quartz:
==> flow/design.v <==
module bldc_esc #(parameter DATA_WIDTH = 16,parameter debounce = 3)(
  input clk,              		 
  input reset,            		 
  input pwm_en,						 
  input encoder_a,  				 
  input encoder_b,  				 
  input [DATA_WIDTH-1:0] pwm_period,	 
  input [DATA_WIDTH-1:0] period_reference,	 
  input [DATA_WIDTH-1:0] Kp_ext, 
  input [DATA_WIDTH-1:0] Ki_ext, 
  input [DATA_WIDTH-1:0] Kd_ext, 
  input override_internal_pid,		 
  output reg motor_positive,   		 
  output reg motor_negative 			 
);
  reg motor_pwm;
  reg [DATA_WIDTH-1:0] pwm_counter;
  reg [DATA_WIDTH-1:0] pwm_duty_cycle;
  reg [1:0]encoder_state;
  reg [1:0]prev_encoder_state;
  reg [1:0]pwm_direction;
  reg [DATA_WIDTH-1:0] period_speed ; 
  reg [DATA_WIDTH-1:0] speed_ctr;
  reg [DATA_WIDTH-1:0] Kp ;
  reg [DATA_WIDTH-1:0] Ki ;
  reg [DATA_WIDTH-1:0] Kd ;
  reg signed[DATA_WIDTH-1:0] error;
  reg signed[(DATA_WIDTH)-1:0] integral;
  reg signed[DATA_WIDTH-1:0] derivative;
  reg signed [(DATA_WIDTH)-1:0] pid_output;
  reg signed[DATA_WIDTH-1:0] previous_error;
  reg [2:0] encoder_a_shift_reg;
  reg encoder_a_reg;
  reg [2:0] encoder_b_shift_reg;
  reg encoder_b_reg;
 always @(posedge clk or posedge reset) begin
    if (reset) begin
        integral <= 16'b0;
        pwm_counter <= {DATA_WIDTH{1'b0}};
        encoder_state <= 2'b0;
        prev_encoder_state <= 2'b0;
        pwm_direction<=2'b00;
        motor_positive<=1'b0;
        motor_negative<=1'b0;
        Kp <= 16'd1;
        Ki <= 16'd0;
        Kd <= 16'd0;
        speed_ctr<={DATA_WIDTH{1'b0}};
        previous_error <= {DATA_WIDTH{1'b0}};
        error<=8'b0;
        period_speed <= 16'b0;
        pid_output <= 16'b0;
        derivative <= 16'b0;
        pwm_duty_cycle <= 16'b0;
        motor_pwm <= 1'b0;
        encoder_a_shift_reg <= 3'b0;
        encoder_a_reg <= 1'b0;
        encoder_b_shift_reg <= 3'b0;
        encoder_b_reg <= 1'b0;
    end 
    else begin
        encoder_a_shift_reg <= {encoder_a_shift_reg[debounce-2:0],encoder_a};
        if (encoder_a_shift_reg == {debounce{1'b0}} || encoder_a_shift_reg == {debounce{1'b1}})begin
            encoder_a_reg <= encoder_a_shift_reg[0];
        end
        encoder_b_shift_reg <= {encoder_b_shift_reg[debounce-2:0],encoder_b};
        if (encoder_b_shift_reg == {debounce{1'b0}} || encoder_b_shift_reg == {debounce{1'b1}})begin
            encoder_b_reg <= encoder_b_shift_reg[0];
        end
        pid_output <= Kp * error + Ki * integral + Kd * derivative;	 
        if(pid_output<1) begin			 
			pwm_duty_cycle<=pwm_period;
		end 
		else if (pid_output>pwm_period) begin	 
			pwm_duty_cycle<=1;
		end 
		else begin
			pwm_duty_cycle<= pid_output;	 
		end
        derivative <= error - previous_error;
        if (integral + error > 2047) begin  
            integral <= 2047;  
        end 
        else if (integral + error < -2048) begin
            integral <= -2048; 
        end 
        else begin
            integral <= integral + error;  
        end
        previous_error<=error;
        error <= period_reference - period_speed;
        motor_pwm <= (pwm_counter < pwm_duty_cycle) & pwm_en;  
        if (pwm_counter == pwm_period) begin
            pwm_counter <= 16'd0;
        end
        else begin
            pwm_counter <= pwm_counter + 1;
        end
        encoder_state <= {encoder_a_reg, encoder_b_reg};
        prev_encoder_state <= encoder_state;
        case ({encoder_state, prev_encoder_state})
            4'b0100, 4'b1101,4'b1011: begin 
                pwm_direction<=2'b10;
            end
            4'b1000,4'b1110,4'b0111: begin 
                pwm_direction<=2'b01;
            end
            4'b1100, 4'b0011, 4'b1001,4'b0110: begin 
                pwm_direction<=2'b00;
            end
            default: begin
                pwm_direction<=pwm_direction; 
            end
        endcase
        if(pwm_en==1'b0)begin
            motor_positive<=1'b0;
            motor_negative<=1'b0;
		end 
		else begin
            case(pwm_direction)
                2'b00: begin
      				if(period_reference>32767) begin  
						motor_positive<=1'b0;
						motor_negative<=motor_pwm;
					end
					else begin
						motor_positive<=motor_pwm;
						motor_negative<=1'b0;
					end
                end 
                2'b01:begin
                    motor_positive<=1'b0;
                    motor_negative<=motor_pwm;
                end
                2'b10:begin
                    motor_positive<=motor_pwm;
                    motor_negative<=1'b0;
                end
                default: begin
                    motor_positive <= 1'b0;
                    motor_negative <= 1'b0;
                end
            endcase
        end
		if(override_internal_pid) begin
			Kp<=Kp_ext;
			Ki<=Ki_ext;
			Kd<=Kd_ext;
		end 
		else begin
			Kp<=Kp;
			Ki<=Ki;
			Kd<=Kd;
		end
      if((prev_encoder_state[0]==1'b0 && encoder_a_reg==1'b1) || speed_ctr==16'h00ff) begin
            period_speed<=speed_ctr;
            speed_ctr<={DATA_WIDTH{1'b0}};
        end else begin
            speed_ctr<=speed_ctr+1;
        end
    end
 end
endmodule
==> flow/config.mk <==
export PLATFORM = sky130hd
export DESIGN_NAME = bldc_esc
export DESIGN_NICKNAME = bldc_esc
export VERILOG_FILES = /design/flow/design.v
export SDC_FILE = /design/flow/constraint.sdc
export NUM_CORES = 4
export LEC_CHECK = 0
export CAP_MARGIN = 20
export CORE_MARGIN = 2
export CORE_UTILIZATION = 72
export CTS_CLUSTER_SIZE = 41
export PLACE_DENSITY = 0.37
export SETUP_SLACK_MARGIN = 0.75
export SLEW_MARGIN = 20
==> flow/constraint.sdc <==
create_clock -name core_clock -period 6.47 [get_ports {clk}]
set_input_delay 1.2940 -clock core_clock [delete_from_list [all_inputs] [get_ports {clk}]]
set_output_delay 1.2940 -clock core_clock [all_outputs]
set_load 0.01 [all_outputs]
run.sh (not shown) runs the stock make flow with config.mk's settings and CLKGATE_MAP_FILE=.
quartz: flow complete, layout not clean; failing: setup timing
Input-level comparison between lagoon and quartz:
- SETUP_SLACK_MARGIN no longer set, was 0.75
- PLACE_DENSITY now 0.6, was 0.37
- CORE_UTILIZATION now 64, was 72
- CTS_CLUSTER_SIZE no longer set, was 41
- the clock period (ns, I/O delays scaled along) now 7.4, was 6.47
==> comparison <==
Delta(count of standard-cell rows, lagoon - quartz) > 0. Reported for quartz and lagoon, number of antenna repair diodes turned out identical to the last digit. lagoon: PASS, flow complete, no timing, DRC or antenna violations. lagoon against quartz: placeable core region has increased, CTS buffer count up 1, initial detailed-routing violation count dropped about 36%, via count of the first global-routing pass now smaller, final worst hold slack held steady. Taking quartz as the reference point, the highest net fanout along the worst path of lagoon rises by 9.
Relative to lagoon, the following input files were edited for cedar:
- CORE_UTILIZATION changed from 64 to 40
Notes after the runs:
- Worst setup margin: cedar vs lagoon up 44 ps
- Register area: cedar vs lagoon — no meaningful difference
- Re final-layout clock buffer total: lagoon was lower than cedar.
- Compared with lagoon, cedar shows a core utilization that is 26 points lower.
- Side by side, area added between synthesis and finish turned out higher in cedar than in lagoon.
- Summary — number of nets at the end of the flow, cedar relative to lagoon: higher, by 13.
#### Input delta (violet over cedar)
- an added SETUP_SLACK_MARGIN of 0.33
### Flow results
violet completed; timing, DRC and antenna clean
Comparing cedar against violet, there is no change at all in sequential cell count.
cedar -> violet: sequential share of layout area flat
Sort cedar and violet by final worst-path cycle share desc -> top: cedar
The time the worst path needs with I/O delays and setup in violet was lower than what cedar gave.
Area growth from synthesis to layout ended up 1.7 points higher on violet than on cedar.
[compare] base=cedar new=violet: cell area after layout up 1.5%; met1 wire length down about 1.8%.

* * *

== build 49 ==
// bldc_esc: RTL as listed in full above, without the edits since
clock: 6.24 ns
lec_check: 0
cap_margin: 20
core_margin: 2
core_utilization: 72
cts_cluster_size: 51
place_density_lb_addon: 0.01
setup_slack_margin: 0.34
slew_margin: 20
Completing all stages was not enough for build 49: its layout failed the final checks because of negative setup slack.
> inputs changed (build 49 -> trial 29)
Settings: a change of CTS_CLUSTER_SIZE from 51 to 41; a deleted SETUP_SLACK_MARGIN that had been 0.34; a deleted PLACE_DENSITY_LB_ADDON that had been 0.01; a change of the clock period (ns, I/O delays scaled along) from 6.24 to 6.47.
--- outcome ---
Looking at worst setup slack, trial 29 sits 0.21 ns above build 49.
~same worst hold slack in build 49 and trial 29
Sequential cell area essentially unchanged between build 49 and trial 29.
The runs compared here, build 49 and trial 29, all ended either early or with open violations.
No crash in trial 29: every stage finished, but the layout fails its final checks due to negative setup slack.
Complete run, failing final checks: build 49, reason negative setup slack.
From build 49 to trial 29 the numbers moved as follows: post-CTS setup buffer count now larger; via count went down.

* * *

## alpha
RTL: the design.v shown in full above, as it stands there.
==> flow/config.mk <==
export PLATFORM = sky130hd
export DESIGN_NAME = bldc_esc
export DESIGN_NICKNAME = bldc_esc
export VERILOG_FILES = /design/flow/design.v
export SDC_FILE = /design/flow/constraint.sdc
export NUM_CORES = 4
export LEC_CHECK = 0
export CAP_MARGIN = 20
export CORE_MARGIN = 2
export CORE_UTILIZATION = 72
export PLACE_DENSITY_LB_ADDON = 0.01
export SETUP_SLACK_MARGIN = 1.78
export SLEW_MARGIN = 20
==> flow/constraint.sdc <==
create_clock -name core_clock -period 6.17 [get_ports {clk}]
set_input_delay 1.2340 -clock core_clock [delete_from_list [all_inputs] [get_ports {clk}]]
set_output_delay 1.2340 -clock core_clock [all_outputs]
set_load 0.01 [all_outputs]
The flow for alpha finished, though final verification flagged negative setup slack.
Inputs modified between alpha and beta:
Settings: PLACE_DENSITY now 0.6, previously not set; PLACE_DENSITY_LB_ADDON no longer set, was 0.01; SETUP_SLACK_MARGIN no longer set, was 1.78; the clock period (ns, I/O delays scaled along) now 6.61, was 6.17.
[summary]
Between beta and alpha, it is beta whose count of buffers not belonging to the clock network in the layout is lower, by 88. Comparing post-synthesis to final-layout area growth for alpha and beta, the bigger number came from alpha. Any difference in storage element area between alpha and beta is small enough to ignore. For the wire length of the first global-routing pass, beta came in about 4% lower than alpha did. Status for alpha and beta: no clean run. beta: all stages done; final checks FAILED (negative setup slack). Compared with alpha, in beta utilization lost 4.2 points, placed instance count decreased about 1.8%, cell area after layout went down, critical path depth higher. Taking alpha over beta, the post-cts sizing count ratio works out to 1.6.

* * *

Starts from the design.v that is shown in full above.
Settings: LEC_CHECK=0, CAP_MARGIN=20, CELL_PAD_IN_SITES_DETAIL_PLACEMENT=0, CORE_ASPECT_RATIO=0.72, CORE_MARGIN=2, CORE_UTILIZATION=72, CTS_CLUSTER_DIAMETER=103, GPL_ROUTABILITY_DRIVEN=1, MAX_ROUTING_LAYER=met5, MIN_ROUTING_LAYER=met1, SETUP_SLACK_MARGIN=-0.04, SLEW_MARGIN=20, TNS_END_PERCENT=55; clock period 5.9 ns.
The first run finished with setup timing left.
Change:
--- a/flow/config.mk
+++ b/flow/config.mk
@@ -10 +10 @@
-export CORE_ASPECT_RATIO = 0.72
+export CORE_ASPECT_RATIO = 1.26
@@ -17 +17,2 @@
-export SETUP_SLACK_MARGIN = -0.04
+export PLACE_DENSITY_LB_ADDON = 0.15
+export SETUP_SLACK_MARGIN = 0.8
==> flow/constraint.sdc (replaced) <==
create_clock -name core_clock -period 7.36 [get_ports {clk}]
set_input_delay 1.4720 -clock core_clock [delete_from_list [all_inputs] [get_ports {clk}]]
set_output_delay 1.4720 -clock core_clock [all_outputs]
set_load 0.01 [all_outputs]
Result: This time the run went through all stages and came out clean; worst setup slack is better by 2000 ps; maximum frequency climbs by 7.3%; sequential share of layout area rose by 1.1 points; core utilization fell by 4.4 points; register-to-register slack is better by 2000 ps; clock-buffer cell count came out higher by 3; via count decreases by 6.9%; worst hold slack gets worse by 18 ps.

* * *

Starts from the design.v that is shown in full above.
==> flow/config.mk <==
export PLATFORM = sky130hd
export DESIGN_NAME = bldc_esc
export DESIGN_NICKNAME = bldc_esc
export VERILOG_FILES = /design/flow/design.v
export SDC_FILE = /design/flow/constraint.sdc
export NUM_CORES = 4
export LEC_CHECK = 0
export CAP_MARGIN = 20
export CELL_PAD_IN_SITES_DETAIL_PLACEMENT = 1
export CELL_PAD_IN_SITES_GLOBAL_PLACEMENT = 1
export CORE_ASPECT_RATIO = 1.54
export CORE_MARGIN = 8
export CORE_UTILIZATION = 40
export CTS_CLUSTER_SIZE = 42
export HOLD_SLACK_MARGIN = 0.02
export PLACE_DENSITY_LB_ADDON = 0.12
export SLEW_MARGIN = 20
export TNS_END_PERCENT = 30
==> flow/constraint.sdc <==
create_clock -name core_clock -period 8.0 [get_ports {clk}]
set_input_delay 1.6000 -clock core_clock [delete_from_list [all_inputs] [get_ports {clk}]]
set_output_delay 1.6000 -clock core_clock [all_outputs]
set_load 0.01 [all_outputs]
Change:
- CAP_MARGIN: 20 -> 35
- CELL_PAD_IN_SITES_DETAIL_PLACEMENT: 1 -> default
- CELL_PAD_IN_SITES_GLOBAL_PLACEMENT: 1 -> default
- CORE_ASPECT_RATIO: 1.54 -> default
- CORE_MARGIN: 8 -> 2
- CTS_CLUSTER_DIAMETER: default -> 258
- CTS_CLUSTER_SIZE: 42 -> default
- HOLD_SLACK_MARGIN: 0.02 -> default
- PLACE_DENSITY_LB_ADDON: 0.12 -> default
- TNS_END_PERCENT: 30 -> default
Effect: The changed run completed without violations. Sequential share of layout area went down by 0.19 points. Synthesized area stays the same. Wire length went down by about 18%. Core utilization went up by 0.46 points. Non-clock buffer count went down by 1.

* * *

RTL: the design.v shown in full above, as it stands there.
Settings: LEC_CHECK=0, ABC_AREA=1, CAP_MARGIN=20, CELL_PAD_IN_SITES_DETAIL_PLACEMENT=1, CORE_ASPECT_RATIO=1.26, CORE_MARGIN=6, CORE_UTILIZATION=28, CTS_CLUSTER_DIAMETER=391, GPL_ROUTABILITY_DRIVEN=1, GPL_TIMING_DRIVEN=0, MAX_ROUTING_LAYER=met5, MIN_ROUTING_LAYER=met2, PLACE_DENSITY_LB_ADDON=0.15, SETUP_SLACK_MARGIN=0.8, SLEW_MARGIN=20, TNS_END_PERCENT=55; clock period 4.24 ns.
The first run reached the layout checks and failed them: negative setup slack.
==> next run, changes <==
ABC_AREA = default   (was 1)
CELL_PAD_IN_SITES_DETAIL_PLACEMENT = 0   (was 1)
CORE_UTILIZATION = 65   (was 28)
CTS_CLUSTER_DIAMETER = 103   (was 391)
GPL_TIMING_DRIVEN = default   (was 0)
MIN_ROUTING_LAYER = met1   (was met2)
clock period = 6.92 ns   (was 4.24 ns; I/O delays follow)
Outcome: Now the flow produced a clean layout; global-route usage goes up by 8.3 points; sequential share of layout area is higher by 2.0 points; synthesized area came out lower by a few percent; cell count is lower by a quarter to a third; flip-flop count does not change; core utilization rose by 41 points.
==> next run, changes <==
ABC_AREA = 1   (was default)
CORE_ASPECT_RATIO = 0.9   (was 1.26)
CORE_MARGIN = 2   (was 6)
CORE_UTILIZATION = 72   (was 65)
HOLD_SLACK_MARGIN = -0.05   (was default)
PLACE_DENSITY_LB_ADDON = 0.01   (was 0.15)
clock period = 5.9 ns   (was 6.92 ns; I/O delays follow)
The new run ran to the end with violations: negative setup slack.
Register-to-register slack loses 1.1 ns.
Global-route usage goes up by 7.5 points.
Wire length goes up by 6.4%.
Clock-buffer cell count goes up by 2.
Cell area goes up by 8.9%.
Clock skew barely changes.
Maximum frequency goes down by 1.2%.
Core utilization goes up by 11 points.
==> next run, changes <==
ABC_AREA = default   (was 1)
CORE_ASPECT_RATIO = 1.26   (was 0.9)
CORE_UTILIZATION = 60   (was 72)
HOLD_SLACK_MARGIN = default   (was -0.05)
PLACE_DENSITY_LB_ADDON = 0.15   (was 0.01)
SETUP_SLACK_MARGIN = -0.18   (was 0.8)
clock period = 2.49 ns   (was 5.9 ns; I/O delays follow)
The new run produced a layout that fails on negative setup slack.
Worst hold slack is worse by 0.033 ns.
Routed wire length is lower by 6.4%.
Worst setup slack loses 3.4 ns.
Area after synthesis drops by 4.7%.
